==> v5: inputs <==
Design comp_mult_top, start of the top module:
module comp_mult_top #(
parameter NO_MULT   = 4     ,  
parameter APB_BADDR = 0     ,  
parameter SYS_AW    = 16    ,  
parameter REG_DW    = 16       
)(
input                    clk         ,  
input                    rst_n       ,  
input      [ SYS_AW-1:0] apb_paddr   ,  
input                    apb_psel    ,  
input                    apb_penable ,  
input                    apb_pwrite  ,  
input      [REG_DW -1:0] apb_pwdata  ,  
output                   apb_pready  ,  
output reg [REG_DW -1:0] apb_prdata  ,  
output reg               apb_pslverr ,  
output reg               mem_ce      ,  
output reg               mem_we      ,  
output reg [SYS_AW -1:0] mem_addr    ,  
output reg [     8 -1:0] mem_wr_data ,  
input      [     8 -1:0] mem_rd_data    
);
Settings: LEC_CHECK=0, ABC_AREA=1, CAP_MARGIN=20, CORE_MARGIN=2, CORE_UTILIZATION=67, CTS_CLUSTER_SIZE=98, PLACE_DENSITY=0.41, SETUP_SLACK_MARGIN=1.24, SLEW_MARGIN=20, TNS_END_PERCENT=5; clock period 5.15 ns.
run.sh (not shown) runs the stock make flow with config.mk's settings and CLKGATE_MAP_FILE=.
==> v1: changes against v5 <==
==> flow/config.mk (replaced) <==
export PLATFORM = sky130hd
export DESIGN_NAME = comp_mult_top
export DESIGN_NICKNAME = comp_mult_top
export VERILOG_FILES = /design/flow/design.v
export SDC_FILE = /design/flow/constraint.sdc
export NUM_CORES = 4
export LEC_CHECK = 0
export CAP_MARGIN = 15
export CELL_PAD_IN_SITES_GLOBAL_PLACEMENT = 0
export CORE_MARGIN = 2
export CORE_UTILIZATION = 67
export CTS_CLUSTER_DIAMETER = 334
export CTS_CLUSTER_SIZE = 41
export SLEW_MARGIN = 20
export TNS_END_PERCENT = 10
==> flow/constraint.sdc (replaced) <==
create_clock -name core_clock -period 10.0 [get_ports {clk}]
set_input_delay 2.0000 -clock core_clock [delete_from_list [all_inputs] [get_ports {clk}]]
set_output_delay 2.0000 -clock core_clock [all_outputs]
set_load 0.01 [all_outputs]
==> results.py <==
# Generated from Yosys and OpenROAD reports
metrics = {
    "final_timing": {
        "fin_ws_ps": -1606,
        "setup-violations-final": 23,
    },
    "run_status": {
        "so.violations": "setup timing",
        "status": "failed layout checks",
    },
    "synth": {
        "yosysChipArea_mm2": 0.02318,
    },
}
the above is filed under v5

==> results.py <==
# Generated from Yosys and OpenROAD reports
metrics = {
    "run_status": {
        "status": "timing/DRC/antenna clean",
    },
    "synth": {
        "ys_seq_share_pct": 21.54,
        "top_cell_area_share_pct": 21.41,
        "yosysChipArea_mm2": 0.02138,
    },
    "power": {
        "p_switching_mw": 0.9414,
        "p_int_mw": 1.556,
    },
    "die": {
        "ioPinCount": 89,
    },
    "final_timing": {
        "setup-violations-final": 0,
        "fin_ws_ps": 669.5,
    },
    "clock_tree": {
        "path_clk_slew_ps": 70,
    },
    "grt": {
        "grt_usage_pct": 33.99,
    },
}
the above is filed under v1



==> v20: inputs <==
Starting RTL as in the previous note.
clock: 13.3 ns
lec_check: 0
cap_margin: 20
core_aspect_ratio: 1.54
core_margin: 2
core_utilization: 60
gpl_routability_driven: 0
gpl_timing_driven: 0
place_density: 0.84
setup_slack_margin: 2.55
slew_margin: 30
tns_end_percent: 70
==> inputs of v11, as changes to v20 <==
- ABC_AREA: unset -> 0
- CAP_MARGIN: 20 -> 15
- CORE_ASPECT_RATIO: 1.54 -> unset
- CORE_UTILIZATION: 60 -> 72
- CTS_CLUSTER_SIZE: unset -> 40
- GPL_TIMING_DRIVEN: 0 -> 1
- HOLD_SLACK_MARGIN: unset -> -0.05
- PLACE_DENSITY: 0.84 -> unset
- SETUP_SLACK_MARGIN: 2.55 -> unset
- SLEW_MARGIN: 30 -> 20
- TNS_END_PERCENT: 70 -> unset
==> flow/constraint.sdc (replaced) <==
create_clock -name core_clock -period 6.71 [get_ports {clk}]
set_input_delay 1.3420 -clock core_clock [delete_from_list [all_inputs] [get_ports {clk}]]
set_output_delay 1.3420 -clock core_clock [all_outputs]
set_load 0.01 [all_outputs]
==> inputs of v15, as changes to v20 <==
- CORE_ASPECT_RATIO: 1.54 -> unset
- CORE_UTILIZATION: 60 -> 33
- GPL_ROUTABILITY_DRIVEN: 0 -> unset
- GPL_TIMING_DRIVEN: 0 -> unset
- PLACE_DENSITY: 0.84 -> unset
- SETUP_SLACK_MARGIN: 2.55 -> unset
- SLEW_MARGIN: 30 -> 20
- TNS_END_PERCENT: 70 -> unset
==> flow/constraint.sdc (replaced) <==
create_clock -name core_clock -period 9.39 [get_ports {clk}]
set_input_delay 1.8780 -clock core_clock [delete_from_list [all_inputs] [get_ports {clk}]]
set_output_delay 1.8780 -clock core_clock [all_outputs]
set_load 0.01 [all_outputs]
==> comparison table <==
Result of the run: v15 complete, no violations; v11 finished with violations; v20 complete, no violations
Violated checks: v15 -; v11 negative setup slack; v20 -
Area Growth Syn to Fin: v15 12.7%; v11 25.8%; v20 10.6%
Global Route Usage Sum: v15 0.171; v11 0.422; v20 0.340
Crit path buf inv count: v15 5; v11 8; v20 5
Number of detailed-routing iterations run before antenna repair: v15 6; v11 11; v20 8
DRT iter0 DRCs: v15 1,167; v11 3,044; v20 1,545
Final worst setup slack: v15 590 ps; v11 -1460 ps; v20 2970 ps
Insertion Delay late pin: v15 470 ps; v11 480 ps; v20 470 ps
Worst-Margin Slew: v15 1110 ps; v11 1300 ps; v20 1070 ps
Sw frac: v15 0.395; v11 0.414; v20 0.400
CORE AREA: v15 0.0642 mm²; v11 0.0294 mm²; v20 0.0351 mm²
Fraction of standard cell area that is sequential: v15 0.191; v11 0.171; v20 0.195
Global-route met3 utilization: v15 0.0290; v11 0.0803; v20 0.0587
Startpoint of the worst register-to-register path: v15 data_reg[16]; v11 data_reg[1]; v20 data_reg[16]
Seq pwr share: v15 0.293; v11 0.216; v20 0.292
Met2 capacity usage during global routing: v15 0.274; v11 0.725; v20 0.576
Crit-path max FO: v15 5; v11 5; v20 10
Tap cell count: v15 855; v11 390; v20 435
# placed instances: v15 3,403; v11 3,161; v20 3,019
Setup slack on the worst flop-to-flop path: v15 1270 ps; v11 -1240 ps; v20 3690 ps


==> job 6828 <==
comp_mult_top again, from the RTL that the note above started with.
Settings: LEC_CHECK=0, CAP_MARGIN=10, CORE_ASPECT_RATIO=0.61, CORE_MARGIN=2, CORE_UTILIZATION=16, CTS_CLUSTER_SIZE=98, GPL_TIMING_DRIVEN=0, HOLD_SLACK_MARGIN=0.2, MAX_ROUTING_LAYER=met5, MIN_ROUTING_LAYER=met2, PLACE_DENSITY_LB_ADDON=0.21, SLEW_MARGIN=15, TNS_END_PERCENT=35; clock period 10.0 ns.
==> job 9747 (differences from job 6828) <==
--- a/flow/config.mk
+++ b/flow/config.mk
@@ -9,5 +9,5 @@
 export CORE_ASPECT_RATIO = 0.61
 export CORE_MARGIN = 2
-export CORE_UTILIZATION = 16
+export CORE_UTILIZATION = 61
 export CTS_CLUSTER_SIZE = 98
 export GPL_TIMING_DRIVEN = 0
@@ -15,5 +15,5 @@
 export MAX_ROUTING_LAYER = met5
 export MIN_ROUTING_LAYER = met2
-export PLACE_DENSITY_LB_ADDON = 0.21
+export PLACE_DENSITY_LB_ADDON = 0.29
 export SLEW_MARGIN = 15
 export TNS_END_PERCENT = 35
==> job 2381 (differences from job 6828) <==
==> flow/config.mk (replaced) <==
export PLATFORM = sky130hd
export DESIGN_NAME = comp_mult_top
export DESIGN_NICKNAME = comp_mult_top
export VERILOG_FILES = /design/flow/design.v
export SDC_FILE = /design/flow/constraint.sdc
export NUM_CORES = 4
export LEC_CHECK = 0
export CAP_MARGIN = 15
export CELL_PAD_IN_SITES_GLOBAL_PLACEMENT = 2
export CORE_MARGIN = 2
export CORE_UTILIZATION = 40
export CTS_CLUSTER_DIAMETER = 258
export CTS_CLUSTER_SIZE = 100
export SLEW_MARGIN = 20
export TNS_END_PERCENT = 15
==> qor summary <==
quantity	job 9747	job 6828	job 2381
Combinational-cell power consumption	-	1.16 mW	1.07 mW
TritonCTS clock tree	-	yes	yes
Result of the run	did not finish	timing/DRC/antenna clean	timing/DRC/antenna clean
Stage where the flow stopped	global routing (5_1_grt)	-	-
Count of placed standard cells in the final layout, fillers left out	-	4380	3254
Crit path time final	-	9.58 ns	9.28 ns
Fraction of area in multi-input gates	-	60.8%	64.5%
Avg Vias per Cell	-	5.75	5.34
Signal buffers share of area	-	5.70%	5.26%
Max FO, Critical Path	-	5	4
Setup WS post-layout	-	0.421 ns	0.719 ns
Tot Pwr	-	2.69 mW	2.55 mW
P_int	-	1.54 mW	1.56 mW
Net switching power	-	1.15 mW	993 uW


==> build 14 <==
Starting RTL as in the previous note.
export LEC_CHECK = 0
export CAP_MARGIN = 20
export CELL_PAD_IN_SITES_DETAIL_PLACEMENT = 1
export CELL_PAD_IN_SITES_GLOBAL_PLACEMENT = 0
export CORE_ASPECT_RATIO = 1.38
export CORE_MARGIN = 3
export CORE_UTILIZATION = 51
export MAX_ROUTING_LAYER = met4
export PLACE_DENSITY_LB_ADDON = 0.16
export SETUP_SLACK_MARGIN = 1.73
export SLEW_MARGIN = 20
export TNS_END_PERCENT = 60
create_clock -name core_clock -period 7.28 [get_ports {clk}]
==> trial 68 (differences from build 14) <==
CAP_MARGIN = 40   (was 20)
CELL_PAD_IN_SITES_DETAIL_PLACEMENT = not set   (was 1)
CELL_PAD_IN_SITES_GLOBAL_PLACEMENT = not set   (was 0)
CORE_ASPECT_RATIO = not set   (was 1.38)
CORE_MARGIN = 2   (was 3)
CORE_UTILIZATION = 66   (was 51)
CTS_CLUSTER_DIAMETER = 29   (was not set)
MAX_ROUTING_LAYER = not set   (was met4)
PLACE_DENSITY_LB_ADDON = not set   (was 0.16)
SETUP_SLACK_MARGIN = 1.24   (was 1.73)
TNS_END_PERCENT = not set   (was 60)
==> flow/constraint.sdc (replaced) <==
create_clock -name core_clock -period 8.58 [get_ports {clk}]
set_input_delay 1.7160 -clock core_clock [delete_from_list [all_inputs] [get_ports {clk}]]
set_output_delay 1.7160 -clock core_clock [all_outputs]
set_load 0.01 [all_outputs]
==> trial 22 (differences from build 14) <==
CELL_PAD_IN_SITES_DETAIL_PLACEMENT = not set   (was 1)
CELL_PAD_IN_SITES_GLOBAL_PLACEMENT = not set   (was 0)
CORE_ASPECT_RATIO = not set   (was 1.38)
CORE_MARGIN = 2   (was 3)
CORE_UTILIZATION = 66   (was 51)
CTS_CLUSTER_DIAMETER = 36   (was not set)
MAX_ROUTING_LAYER = not set   (was met4)
PLACE_DENSITY_LB_ADDON = not set   (was 0.16)
SETUP_SLACK_MARGIN = -0.73   (was 1.73)
TNS_END_PERCENT = not set   (was 60)
==> flow/constraint.sdc (replaced) <==
create_clock -name core_clock -period 7.3 [get_ports {clk}]
set_input_delay 1.4600 -clock core_clock [delete_from_list [all_inputs] [get_ports {clk}]]
set_output_delay 1.4600 -clock core_clock [all_outputs]
set_load 0.01 [all_outputs]
==> trial 57 (differences from build 14) <==
CELL_PAD_IN_SITES_DETAIL_PLACEMENT = not set   (was 1)
CELL_PAD_IN_SITES_GLOBAL_PLACEMENT = not set   (was 0)
CORE_ASPECT_RATIO = not set   (was 1.38)
CORE_MARGIN = 2   (was 3)
CORE_UTILIZATION = 71   (was 51)
CTS_CLUSTER_SIZE = 51   (was not set)
MAX_ROUTING_LAYER = not set   (was met4)
PLACE_DENSITY_LB_ADDON = 0.0   (was 0.16)
SETUP_SLACK_MARGIN = 1.78   (was 1.73)
TNS_END_PERCENT = not set   (was 60)
==> flow/constraint.sdc (replaced) <==
create_clock -name core_clock -period 6.18 [get_ports {clk}]
set_input_delay 1.2360 -clock core_clock [delete_from_list [all_inputs] [get_ports {clk}]]
set_output_delay 1.2360 -clock core_clock [all_outputs]
set_load 0.01 [all_outputs]
==> comparison table <==
|  | trial 22 | trial 68 | trial 57 | build 14 |
|---|---|---|---|---|
| Status | complete, but fails checks | complete, no violations | did not finish | complete, but fails checks |
| Stage where the flow stopped | - | - | 5_1_grt | - |
| Layout check failures | negative setup slack | - | - | negative setup slack |
| Final non-filler cell area | 0.0249 mm² | 0.0246 mm² | - | 0.0270 mm² |
| Power in combinational cells | 1810 µW | 1430 µW | - | 2860 µW |
| Worst setup SP type | input pin | input pin | - | register |
| Via count of the routed design | 18,578 | 18,498 | - | 22,431 |
| Total power density per cell area | 152 mW/mm² | 125 mW/mm² | - | 182 mW/mm² |
| Non-clock buffering overhead in the final layout | 10.1% | 7.94% | - | 12.1% |
| Clock network fraction of design power | 25.2% | 25.3% | - | 20.6% |
| Die height | 184 µm | 184 µm | 178 µm | 247 µm |
| Worst hold start | apb_pslverr | apb_pslverr | - | apb_pslverr |
| Antenna Violating Nets Remaining | 0 | 0 | - | 0 |
| Final setup margin | -0.648 ns | 0.725 ns | - | -0.988 ns |
| Final sum of negative setup slack | -5.28 ns | 0 ns | - | -7.70 ns |
| Logic gate fraction of the total cell area | 62.7% | 64.6% | - | 62.0% |
| Req. time, crit path | 7.64 ns | 8.91 ns | - | 7.66 ns |
| Number of cells on the worst hold path | 1 | 1 | - | 1 |
| Tightest slew margin relative to the limit | 32.1% | 48.5% | - | 13.9% |
| Met3 wirelength from detailed routing | 3220 µm | 3250 µm | - | 8090 µm |
| Hold violation total from the final report | 0 | 0 | - | 0 |
| Met1 wire length | 22,800 µm | 22,600 µm | - | 33,000 µm |
Power and IR drop assume default switching activity.
